==> inputs of try-amber <==
Design bellmanford, start of the top module:
module bellmanford (reset, clock, GMAR1, GMDR1, GMAR2, GMDR2, IMAR, IMDR, WMAR1, WMAR2, WMDR1, WMDR2, WMWDR, WMWAR, WMWE, OMAR, OMDR, OMWAR, OMWDR, OMWE, NegCycle, Finish);
Settings: LEC_CHECK=0, CAP_MARGIN=20, CORE_MARGIN=2, CORE_UTILIZATION=59, SLEW_MARGIN=20; clock period 2.52 ns.
run.sh (not shown) runs the stock make flow with config.mk's settings and CLKGATE_MAP_FILE=.
==> try-tundra: changes against try-amber <==
Settings changed: CORE_MARGIN 2 to 8, CORE_UTILIZATION 59 to 56, GPL_ROUTABILITY_DRIVEN set to 0, TNS_END_PERCENT set to 85.
==> flow/constraint.sdc (replaced) <==
create_clock -name core_clock -period 5.0 [get_ports {clock}]
set_input_delay 1.0000 -clock core_clock [delete_from_list [all_inputs] [get_ports {clock}]]
set_output_delay 1.0000 -clock core_clock [all_outputs]
set_load 0.01 [all_outputs]
==> try-violet: changes against try-amber <==
Settings changed: CORE_UTILIZATION 59 to 56, SETUP_SLACK_MARGIN set to -0.22.
==> flow/constraint.sdc (replaced) <==
create_clock -name core_clock -period 2.37 [get_ports {clock}]
set_input_delay 0.4740 -clock core_clock [delete_from_list [all_inputs] [get_ports {clock}]]
set_output_delay 0.4740 -clock core_clock [all_outputs]
set_load 0.01 [all_outputs]
==> try-quartz: changes against try-amber <==
Settings changed: CORE_ASPECT_RATIO set to 0.69, CORE_MARGIN 2 to 7, CORE_UTILIZATION 59 to 40.
==> flow/constraint.sdc (replaced) <==
create_clock -name core_clock -period 5.0 [get_ports {clock}]
set_input_delay 1.0000 -clock core_clock [delete_from_list [all_inputs] [get_ports {clock}]]
set_output_delay 1.0000 -clock core_clock [all_outputs]
set_load 0.01 [all_outputs]
==> qor summary <==
metric                                                          try-quartz                          try-amber                         try-violet      try-tundra
Clock Path Buffers                                                       3                                  -                                  -               3
GRT met3 Usage                                                     0.06295                                  -                                  -         0.06119
Combinational power                                                 562 uW                                  -                                  -          548 uW
Count of buffers added by post-CTS timing repair for setup               0                                  -                                  -               0
Static leakage                                                    11.11 nW                                  -                                  -        11.15 nW
Core utilization before placement                                   0.4078                             0.5970                             0.5663          0.5663
Result of the run                                           finished clean                     did not finish                     did not finish  finished clean
Last stage reached                                                       -  I/O pin placement (3_2_place_iop)  I/O pin placement (3_2_place_iop)               -
Highest Clock Rate                                               247.6 MHz                                  -                                  -       235.4 MHz
Source of the worst hold timing path                        WMDR1_reg[126]                                  -                                  -  WMDR1_reg[124]
Final-report setup violation count                                       0                                  -                                  -               0
Net switching power of the design                                 2.252 mW                                  -                                  -        2.218 mW
Setup repair after global routing missed its margin                  false                                  -                                  -           false
Post-layout total power                                           9.964 mW                                  -                                  -        10.16 mW

* * *

==> inputs of 10-19 <==
bellmanford again, from the RTL that the note above started with.
==> flow/config.mk <==
export PLATFORM = sky130hd
export DESIGN_NAME = bellmanford
export DESIGN_NICKNAME = bellmanford
export VERILOG_FILES = /design/flow/design.v
export SDC_FILE = /design/flow/constraint.sdc
export NUM_CORES = 4
export LEC_CHECK = 0
export CAP_MARGIN = 20
export CELL_PAD_IN_SITES_GLOBAL_PLACEMENT = 3
export CORE_ASPECT_RATIO = 0.69
export CORE_MARGIN = 7
export CORE_UTILIZATION = 40
export CTS_CLUSTER_SIZE = 57
export GPL_ROUTABILITY_DRIVEN = 0
export PLACE_DENSITY = 0.61
export SETUP_SLACK_MARGIN = 1.25
export SLEW_MARGIN = 20
==> flow/constraint.sdc <==
create_clock -name core_clock -period 5.0 [get_ports {clock}]
set_input_delay 1.0000 -clock core_clock [delete_from_list [all_inputs] [get_ports {clock}]]
set_output_delay 1.0000 -clock core_clock [all_outputs]
set_load 0.01 [all_outputs]
==> 08-26 (differences from 10-19) <==
- CELL_PAD_IN_SITES_GLOBAL_PLACEMENT: 3 -> not set
- CORE_ASPECT_RATIO: 0.69 -> not set
- CORE_MARGIN: 7 -> 2
- CORE_UTILIZATION: 40 -> 57
- CTS_CLUSTER_SIZE: 57 -> 43
- GPL_ROUTABILITY_DRIVEN: 0 -> not set
- PLACE_DENSITY: 0.61 -> not set
- SETUP_SLACK_MARGIN: 1.25 -> not set
==> flow/constraint.sdc (replaced) <==
create_clock -name core_clock -period 2.37 [get_ports {clock}]
set_input_delay 0.4740 -clock core_clock [delete_from_list [all_inputs] [get_ports {clock}]]
set_output_delay 0.4740 -clock core_clock [all_outputs]
set_load 0.01 [all_outputs]
==> 03-16 (differences from 10-19) <==
- CELL_PAD_IN_SITES_GLOBAL_PLACEMENT: 3 -> not set
- CORE_ASPECT_RATIO: 0.69 -> not set
- CORE_MARGIN: 7 -> 2
- CORE_UTILIZATION: 40 -> 68
- CTS_CLUSTER_SIZE: 57 -> not set
- GPL_ROUTABILITY_DRIVEN: 0 -> not set
- PLACE_DENSITY: 0.61 -> not set
- SETUP_SLACK_MARGIN: 1.25 -> -0.22
==> flow/constraint.sdc (replaced) <==
create_clock -name core_clock -period 2.52 [get_ports {clock}]
set_input_delay 0.5040 -clock core_clock [delete_from_list [all_inputs] [get_ports {clock}]]
set_output_delay 0.5040 -clock core_clock [all_outputs]
set_load 0.01 [all_outputs]
==> impl_summary.log <==
[flow] summary of implementation run
INFO  metric outcome = stopped before the end
INFO  metric stop_stage = 3_2_place_iop
INFO  metric error_line = [ERROR PPL-0024] Number of IO pins (790) exceeds maximum number of available positions (702). Increase the die perimeter from 782.78um to 1074.40um.
INFO  metric fp-row-count = 70
INFO  metric fp-utilization = just under 70%
INFO  metric ys_sh_xor = 3.86%
INFO  metric core_region_area = roughly 0.036 mm2
INFO  metric die.size.x = roughly 200 um
That was 03-16.
==> impl_summary.log <==
[flow] summary of implementation run
INFO  metric adder_share = 2.61%
INFO  metric yosysSeqAreaShare = a little over half
INFO  metric ys_sh_xor = about 3.9%
INFO  metric top_cells_by_count = 360 x sky130_fd_sc_hd__dfxtp_1, 204 x sky130_fd_sc_hd__edfxtp_1, 171 x sky130_fd_sc_hd__nor2_1, 151 x sky130_fd_sc_hd__nand2_1, 135 x sky130_fd_sc_hd__buf_4
INFO  metric error_line = [ERROR PPL-0024] Number of IO pins (790) exceeds maximum number of available positions (766). Increase the die perimeter from 853.50um to 1074.40um.
INFO  metric die.size.x = approximately 210 um
INFO  metric fp-utilization = between 50 and 60%
INFO  metric stop_stage = 3_2_place_iop
INFO  metric outcome = stopped before the end
INFO  metric async_flop_share = 0%
INFO  metric core_region_area = between 0.04 and 0.05 mm2
INFO  metric synth_simple_gate_area_share = between 10 and 15%
INFO  metric fp-row-count = roughly 76
INFO  metric yosys.area_share.aoi = roughly 15%
INFO  metric top_cells_by_area = sky130_fd_sc_hd__dfxtp_1 29%, sky130_fd_sc_hd__edfxtp_1 25%, sky130_fd_sc_hd__mux2_2 5.7%, sky130_fd_sc_hd__buf_4 4.1%, sky130_fd_sc_hd__a21oi_1 2.6%
INFO  metric enable_flop_cells = slightly above 200
That was 08-26.
==> impl_summary.log <==
[report] extracting results
INFO  metric maxCapViolCount = 0
INFO  metric clkSinkCount = roughly 560
INFO  metric tapcell.inserted = slightly above 800
INFO  metric outcome = finished clean
INFO  metric timing.critical_path.slowest_stage_cell = sky130_fd_sc_hd__or4_1
INFO  metric main_synth_ff_type = sky130_fd_sc_hd__dfxtp_1
INFO  metric timing.hold.worst_path_depth = 0
INFO  metric die.size.x = ~310 um
INFO  metric timing.fmax = 279 MHz
INFO  metric drt_iter0_markers = 1793
INFO  metric ys_cells = between 2000 and 2500
INFO  metric yosysWarningCount = 3
INFO  metric ys_sh_xor = 3.86%
INFO  metric fp-row-count = between 70 and 80
INFO  metric core_region_area = around 0.06 mm2
That was 10-19.

* * *

==> 12-07: inputs <==
Starting RTL as in the previous note.
Design bellmanford, start of the top module:
module bellmanford (reset, clock, GMAR1, GMDR1, GMAR2, GMDR2, IMAR, IMDR, WMAR1, WMAR2, WMDR1, WMDR2, WMWDR, WMWAR, WMWE, OMAR, OMDR, OMWAR, OMWDR, OMWE, NegCycle, Finish);
input clock,reset;
output reg [12:0] GMAR1;
input wire [127:0] GMDR1;
output reg [12:0] GMAR2;
input wire [127:0] GMDR2;
output reg [12:0] IMAR;
input wire [7:0] IMDR;
output reg [12:0] WMAR1;
input wire [127:0] WMDR1;
output reg [12:0] WMAR2;
input wire [127:0] WMDR2;
output reg [12:0] WMWAR;
output reg [127:0] WMWDR;
output reg WMWE;
output wire [12:0] OMAR;
output wire [15:0] OMDR;
assign OMAR = 13'b0;
assign OMDR = 16'b0;
output reg [12:0] OMWAR;
output reg [15:0] OMWDR;
output reg OMWE;
output reg NegCycle;
output reg Finish;
parameter [4:0]  
Init    = 4'b0000,
Init1   = 4'b0001,
Init2   = 4'b0010,
Init3   = 4'b0011,
Upd_S   = 4'b0100,
Upd_D   = 4'b0101, 
BFA1    = 4'b0110,
BFA_Stall1 = 4'b0111,
BFA2    = 4'b1000,
BFA_Stall2    = 4'b1001,
BFA3    = 4'b1010,
BFA_Stall3 = 4'b1011,
BFA4    = 4'b1100,
BFA5    = 4'b1101,
BFA_Stall4 = 4'b1110,
BFA6    = 4'b1111,
OP1     = 5'b10000,
OP_Stall1 = 5'b10001,
OP2     = 5'b10010,
OP3     = 5'b10011,
OP4     = 5'b10100,
OP_Stall2 = 5'b10101,
Refresh1 = 5'b10110,
Refresh2 = 5'b10111,
End1 = 5'b11000,
End2 = 5'b11001,
End3 = 5'b11010;
  ...
make LEC_CHECK=0 ABC_AREA=1 CAP_MARGIN=20 CORE_MARGIN=2 CORE_UTILIZATION=69 CTS_CLUSTER_DIAMETER=241 CTS_CLUSTER_SIZE=98 SETUP_SLACK_MARGIN=-0.23 SLEW_MARGIN=20 finish   # period 4.6 ns
==> 12-09: changes against 12-07 <==
==> flow/config.mk (replaced) <==
export PLATFORM = sky130hd
export DESIGN_NAME = bellmanford
export DESIGN_NICKNAME = bellmanford
export VERILOG_FILES = /design/flow/design.v
export SDC_FILE = /design/flow/constraint.sdc
export NUM_CORES = 4
export LEC_CHECK = 0
export CAP_MARGIN = 20
export CORE_MARGIN = 8
export CORE_UTILIZATION = 40
export GPL_ROUTABILITY_DRIVEN = 0
export SLEW_MARGIN = 20
export TNS_END_PERCENT = 85
==> flow/constraint.sdc (replaced) <==
create_clock -name core_clock -period 5.0 [get_ports {clock}]
set_input_delay 1.0000 -clock core_clock [delete_from_list [all_inputs] [get_ports {clock}]]
set_output_delay 1.0000 -clock core_clock [all_outputs]
set_load 0.01 [all_outputs]
==> 11-27: changes against 12-07 <==
==> flow/config.mk (replaced) <==
export PLATFORM = sky130hd
export DESIGN_NAME = bellmanford
export DESIGN_NICKNAME = bellmanford
export VERILOG_FILES = /design/flow/design.v
export SDC_FILE = /design/flow/constraint.sdc
export NUM_CORES = 4
export LEC_CHECK = 0
export CAP_MARGIN = 20
export CORE_MARGIN = 2
export CORE_UTILIZATION = 40
export SLEW_MARGIN = 20
==> flow/constraint.sdc (replaced) <==
create_clock -name core_clock -period 4.27 [get_ports {clock}]
set_input_delay 0.8540 -clock core_clock [delete_from_list [all_inputs] [get_ports {clock}]]
set_output_delay 0.8540 -clock core_clock [all_outputs]
set_load 0.01 [all_outputs]
==> results.py <==
# Metrics from the implementation run
metrics = {
    "die": {
        "core_area_um2": 37300,
        "die_h_um": 198,
    },
    "status": {
        "stop_error": "[ERROR PPL-0024] Number of IO pins (790) exceeds maximum number of available positions (710). Increase the die perimeter from 791.68um to 1074.40um.",
        "failing_step": "I/O pin placement",
        "status": "did not finish",
    },
    "logic_synthesis": {
        "most_common_cell": "nand2_1",
        "top_cells_by_area": "dfxtp_1 (28%), edfxtp_1 (24%), nand2_1 (10%)",
        "synthTopLogicFamily": "simple AND/OR/NAND/NOR gates",
        "simple_gate_share": 0.197,
    },
}
That was 12-07.
==> results.py <==
# Physical implementation metrics
metrics = {
    "die": {
        "core_area_um2": 61700,
        "die_h_um": 254,
    },
    "power_and_ir_drop": {
        "peakVddDrop_v": 0.000309,
        "power.leakage_nw": 11.2,
    },
    "logic_synthesis": {
        "simple_gate_share": 0.116,
        "most_common_cell": "dfxtp_1",
    },
    "worst_setup_path": {
        "path_buffers": 0,
    },
    "global_routing": {
        "grt_start_max_net_pins": 135,
    },
    "finish": {
        "fin_nets": 3224,
    },
    "route": {
        "first_iter_violations": 1858,
    },
    "status": {
        "status": "complete, no violations",
    },
}
That was 11-27.
==> results.py <==
# Physical implementation metrics
metrics = {
    "global_routing": {
        "use_met1": 0.269,
        "grt_pass1_wl_um": 120000,
    },
    "clock_tree": {
        "cts_sinks": 564,
        "cts_tree": "built",
    },
    "logic_synthesis": {
        "simple_gate_share": 0.116,
        "most_common_cell": "dfxtp_1",
        "yosysWarnings": 3,
        "top_cells_by_area": "dfxtp_1 (29%), edfxtp_1 (25%), mux2_2 (5.7%)",
    },
    "power_and_ir_drop": {
        "seq_power_w": 0.00500,
    },
    "route": {
        "drtAntennaViolNets": 0,
        "drc": 0,
    },
    "die": {
        "fp.dieW_um": 266,
        "core_area_um2": 61700,
        "die_h_um": 266,
        "num_rows": 91,
    },
    "status": {
        "status": "complete, no violations",
    },
}
That was 12-09.
Power and IR drop assume default switching activity.
